## TOP_BRIDGE
module TOP_BRIDGE(
   input Hclk, Hresetn,
                     input [1:0]       Htrans,
                     input [31:0]       Haddr,
                     input [31:0]       Hwdata,
                     input [1:0]       Hburst,
                     input             Hwrite,
                     input             Hsel,
                     input             Pready,
                     input [31:0]      Prdata,
                     output Psel,
                     output [31:0] Paddr,
                     output [31:0] Pdata,
                     output [31:0] rdata_temp,
                     output Pwrite,
                     output Penable
    );
==> flow/config.mk <==
export PLATFORM = sky130hd
export DESIGN_NAME = TOP_BRIDGE
export DESIGN_NICKNAME = TOP_BRIDGE
export VERILOG_FILES = /design/flow/design.v
export SDC_FILE = /design/flow/constraint.sdc
export NUM_CORES = 4
export LEC_CHECK = 0
export ABC_AREA = 1
export CAP_MARGIN = 25
export CORE_ASPECT_RATIO = 1.33
export CORE_MARGIN = 6
export CORE_UTILIZATION = 38
export CTS_CLUSTER_DIAMETER = 155
export GPL_ROUTABILITY_DRIVEN = 0
export GPL_TIMING_DRIVEN = 0
export MAX_ROUTING_LAYER = met5
export MIN_ROUTING_LAYER = met1
export PLACE_DENSITY_LB_ADDON = 0.21
export SLEW_MARGIN = 20
export TNS_END_PERCENT = 55
==> flow/constraint.sdc <==
create_clock -name core_clock -period 7.85 [get_ports {Hclk}]
set_input_delay 1.5700 -clock core_clock [delete_from_list [all_inputs] [get_ports {Hclk}]]
set_output_delay 1.5700 -clock core_clock [all_outputs]
set_load 0.01 [all_outputs]
run.sh (not shown) runs the stock make flow with config.mk's settings and CLKGATE_MAP_FILE=.
Next try:
CORE_ASPECT_RATIO = default   (was 1.33)
CORE_MARGIN = 10   (was 6)
GPL_TIMING_DRIVEN = 1   (was 0)
MAX_ROUTING_LAYER = met4   (was met5)
MIN_ROUTING_LAYER = met2   (was met1)
PLACE_DENSITY_LB_ADDON = 0.06   (was 0.21)
The changed run produced a layout that fails on DRC.
Worst setup slack is worse by 0.33 ns.
Routed wire length came out lower by about 5%.
Area after synthesis is unchanged.
Non-clock buffer count fell by 261.
Global-route usage increases by 10 points.
Total power goes up by about 2.3%.
Cell count falls by 3.4%.
Flip-flop count does not change.
Critical path depth is unchanged.
Die size grows by about 4%.

---

## alpha
Starting RTL as in the previous note.
clock: 2.96 ns
lec_check: 0
abc_area: 1
cap_margin: 20
cell_pad_in_sites_detail_placement: 0
core_aspect_ratio: 0.59
core_margin: 9
core_utilization: 29
cts_cluster_diameter: 365
max_routing_layer: met5
min_routing_layer: met1
place_density_lb_addon: 0.1
setup_slack_margin: 0.28
slew_margin: 20
From the logs: alpha reached the end of the flow and failed the layout checks with negative setup slack.
For beta, these inputs were changed with respect to alpha:
- a deleted CTS_CLUSTER_DIAMETER that had been 365
- an added PLACE_DENSITY of 0.6
- a deleted MAX_ROUTING_LAYER that had been met5
- a deleted SETUP_SLACK_MARGIN that had been 0.28
- a change of CORE_MARGIN from 9 to 2
- a deleted CELL_PAD_IN_SITES_DETAIL_PLACEMENT that had been 0
- a change of CORE_UTILIZATION from 29 to 52
- a deleted PLACE_DENSITY_LB_ADDON that had been 0.1
- a deleted ABC_AREA that had been 1
- a deleted MIN_ROUTING_LAYER that had been met1
- a deleted CORE_ASPECT_RATIO that had been 0.59
- a change of the clock period (ns, I/O delays scaled along) from 2.96 to 4.61
## What came out
beta went all the way through synthesis, placement and routing and the layout is clean on timing, DRC and antenna. Highest-delay cell along the critical path: sky130_fd_sc_hd__ha_1 -> alpha, sky130_fd_sc_hd__clkdlybuf4s50_1 -> beta. Going from alpha to beta, share of the core filled with cells in the final layout shows an increase of 25 points; worst setup slack shows an increase of 0.27 ns. The path category of the worst min-delay check comes out reg2reg in one run and in2reg in the other, namely in beta and alpha respectively. In the tables for beta and alpha, final-layout setup total negative slack reads lower with alpha. Per the comparison of beta with alpha, worst hold slack moved up; final period utilization fell by 6.9 points; reported leakage power now sits lower; routed wire length shrank by about 30%; max-cap check violation count ~0 delta. Comparing beta and alpha, number of setup buffers added after CTS is higher on alpha. On initial antenna violation count: beta sits below alpha.

---

Starting RTL as in the previous note.
## TOP_BRIDGE
module TOP_BRIDGE(
   input Hclk, Hresetn,
                     input [1:0]       Htrans,
                     input [31:0]       Haddr,
                     input [31:0]       Hwdata,
                     input [1:0]       Hburst,
                     input             Hwrite,
                     input             Hsel,
                     input             Pready,
                     input [31:0]      Prdata,
                     output Psel,
                     output [31:0] Paddr,
                     output [31:0] Pdata,
                     output [31:0] rdata_temp,
                     output Pwrite,
                     output Penable
    );
                    wire [31:0]  Haddr_temp;
                    wire [31:0]  Hwdata_temp;
                    wire         valid;
                    wire         Hwrite_temp;
                    wire [31:0]  data_temp;
                    wire [32:0]  addr_temp;
                    wire         transfer;
                    wire         full;
                    wire         Hready;
                    assign Hready = !full;
                    AHB_MASTER AS (
                      .Hclk(Hclk),
                      .Hresetn(Hresetn),
                      .Htrans(Htrans),
                      .Haddr(Haddr),
                      .Hwdata(Hwdata),
                      .Hburst(Hburst),
                      .Hwrite(Hwrite), 
                      .Hsel(Hsel), 
                      .Hready(Hready),
                      .Haddr_temp(Haddr_temp),
                      .Hwdata_temp(Hwdata_temp),
                      .valid(valid),
                      .Hwrite_temp(Hwrite_temp)
                    );  
                    FIFO_CONTROL FC (
                      .Hclk(Hclk), 
                      .Hresetn(Hresetn),
                      .Haddr_temp(Haddr_temp),
                      .Hwdata_temp(Hwdata_temp),
                      .valid(valid),
                      .Hwrite_temp(Hwrite_temp),
                      .Pready(Pready),
                     .data_temp(data_temp),
                     .addr_temp(addr_temp),
  ...
==> flow/config.mk <==
export PLATFORM = sky130hd
export DESIGN_NAME = TOP_BRIDGE
export DESIGN_NICKNAME = TOP_BRIDGE
export VERILOG_FILES = /design/flow/design.v
export SDC_FILE = /design/flow/constraint.sdc
export NUM_CORES = 4
export LEC_CHECK = 0
export CAP_MARGIN = 30
export CORE_MARGIN = 2
export CORE_UTILIZATION = 72
export CTS_CLUSTER_SIZE = 38
export PLACE_DENSITY = 0.64
export SETUP_SLACK_MARGIN = -0.22
export SLEW_MARGIN = 20
export TNS_END_PERCENT = 5
==> flow/constraint.sdc <==
create_clock -name core_clock -period 3.0 [get_ports {Hclk}]
set_input_delay 0.6000 -clock core_clock [delete_from_list [all_inputs] [get_ports {Hclk}]]
set_output_delay 0.6000 -clock core_clock [all_outputs]
set_load 0.01 [all_outputs]
The starting point completed, yet does not pass: negative setup slack.
Next try:
- ABC_AREA: not set -> 1
- CAP_MARGIN: 30 -> 20
- CTS_CLUSTER_SIZE: 38 -> 26
- PLACE_DENSITY: 0.64 -> not set
- PLACE_DENSITY_LB_ADDON: not set -> 0.2
- SETUP_SLACK_MARGIN: -0.22 -> not set
- TNS_END_PERCENT: 5 -> not set
- clock period: 3.0 -> 4.05 ns (I/O delays scaled with it)
Now the flow completed with no timing, DRC or antenna violations.
Register-to-register slack gets better by 0.92 ns.
First-iteration DRC count is higher by 45%.
Worst hold slack gets better by 0.067 ns.
Count of clock-buffer cells in the layout is higher by 6.
Setup slack gets better by 0.81 ns.
Design area barely changes.
Routed wire length is higher by 1.9%.

---

Setup of run A:
TOP_BRIDGE again, from the RTL that the note above started with.
make LEC_CHECK=0 CAP_MARGIN=20 CORE_MARGIN=2 CORE_UTILIZATION=72 CTS_CLUSTER_SIZE=39 HOLD_SLACK_MARGIN=0.25 PLACE_DENSITY=0.35 SETUP_SLACK_MARGIN=-0.29 SLEW_MARGIN=20 finish   # period 2.9 ns
Run A ran in full, but the layout does not pass; the checks complain about setup timing.
Here is what was changed in the inputs of run B compared with run A.
Settings: PLACE_DENSITY changed from 0.35 to 0.6; HOLD_SLACK_MARGIN removed (was 0.25); CORE_UTILIZATION changed from 72 to 66; SETUP_SLACK_MARGIN removed (was -0.29); CTS_CLUSTER_SIZE removed (was 39); the clock period (ns, I/O delays scaled along) changed from 2.9 to 6.22.
==> comparison <==
- Run B ended with every stage complete and zero timing, DRC or antenna violations.
- Cell area | run B vs run A | run B smaller
- Share of total power in combinational logic in run B vs run A: down 0.6 points
- Run B vs. run A: relative area of clock buffers and inverters in the final design neither gained nor lost much, wire length lost 19%, logic depth of the worst path, buffers included picked up an extra 1, summed instance area of the synthesized netlist neither gained nor lost much.
- Run B vs run A: amount of wire on met2 after detailed routing down by more than 10%
- Run B against run A; chip area is up by a little under 10%.
Inputs modified between run B and run C:
Settings: CTS_CLUSTER_SIZE newly set to 39; SETUP_SLACK_MARGIN newly set to -0.29; CORE_UTILIZATION changed from 66 to 72; PLACE_DENSITY removed (was 0.6); the clock period (ns, I/O delays scaled along) changed from 6.22 to 2.9.
[summary]
As of run C, total placed instance area had risen by a few percent compared to run B. Lower area added between synthesis and finish was reported by run B, not run C. In the tables for run B and run C, setup slack reads lower with run C. Core utilization: run C higher than run B. Between run B and run C, the flow reports finished layout cell area increasing by a few percent. | count of buffers inserted at the top-level ports | run C vs run B | ≈ equal |. FAIL: run C; every other run in run B and run C is clean. Completing all stages was not enough for run C: its layout failed the final checks because of setup timing. Portion of total power attributed to the clock network: run C vs run B up 1.1 points. Summary of the comparison: areal power density over the cells is higher in run C, relative to run B.
Edits applied to the flow inputs when going from run C to run D:
Settings: CORE_UTILIZATION changed from 72 to 40; SETUP_SLACK_MARGIN removed (was -0.29); PLACE_DENSITY newly set to 0.6; CTS_CLUSTER_SIZE removed (was 39); the clock period (ns, I/O delays scaled along) changed from 2.9 to 3.51.
[summary]
- Run D | status: complete | timing, DRC, antenna: pass
- Run D reports its capture point of the critical path as AS.Haddr_temp[19] while run C reports AS.Haddr_temp[1].
- Power in run D vs run C: down about 16%
- Per the comparison of run D with run C, area occupied by multi-input gates went down by 130 um2; non-clock buffer total of the final layout went down by 21; worst setup slack went up by 0.67 ns.
- Between run D and run C, the difference in sequential cell count is negligible.

---

Setup of P:
TOP_BRIDGE again, from the RTL that the note above started with.
clock: 2.88 ns
lec_check: 0
abc_area: 0
cap_margin: 20
core_margin: 2
core_utilization: 70
cts_cluster_diameter: 363
gpl_timing_driven: 1
place_density_lb_addon: 0.06
slew_margin: 20
P: flow complete, layout not clean; failing: setup timing
Input-level comparison between Q and P:
# P
export LEC_CHECK = 0
export ABC_AREA = 0
export CAP_MARGIN = 20
export CORE_MARGIN = 2
export CORE_UTILIZATION = 70
export CTS_CLUSTER_DIAMETER = 363
export GPL_TIMING_DRIVEN = 1
export PLACE_DENSITY_LB_ADDON = 0.06
export SLEW_MARGIN = 20
create_clock -name core_clock -period 2.88 [get_ports {Hclk}]
# Q
export LEC_CHECK = 0
export ABC_AREA = 0
export CAP_MARGIN = 20
export CORE_MARGIN = 2
export CORE_UTILIZATION = 70
export CTS_CLUSTER_DIAMETER = 370
export CTS_CLUSTER_SIZE = 20
export GPL_TIMING_DRIVEN = 1
export SLEW_MARGIN = 20
create_clock -name core_clock -period 2.85 [get_ports {Hclk}]
Results
From P to Q the numbers moved as follows: combinational group power now sits lower; sequential fraction of design power now sits higher; total routed wire length on the met1 layer now sits lower. Relative to P, clock buffer instance count of the final layout has decreased by 40 in Q. Sum of negative setup slack (Q over P): decrease, 9.04 ns. Complete run, failing final checks: Q, reason setup timing. The run showing the greater global-route usage is P. The sum of internal, switching and leakage power reported for Q is smaller than that of P by 6600 uW.
Power and IR drop assume default switching activity.
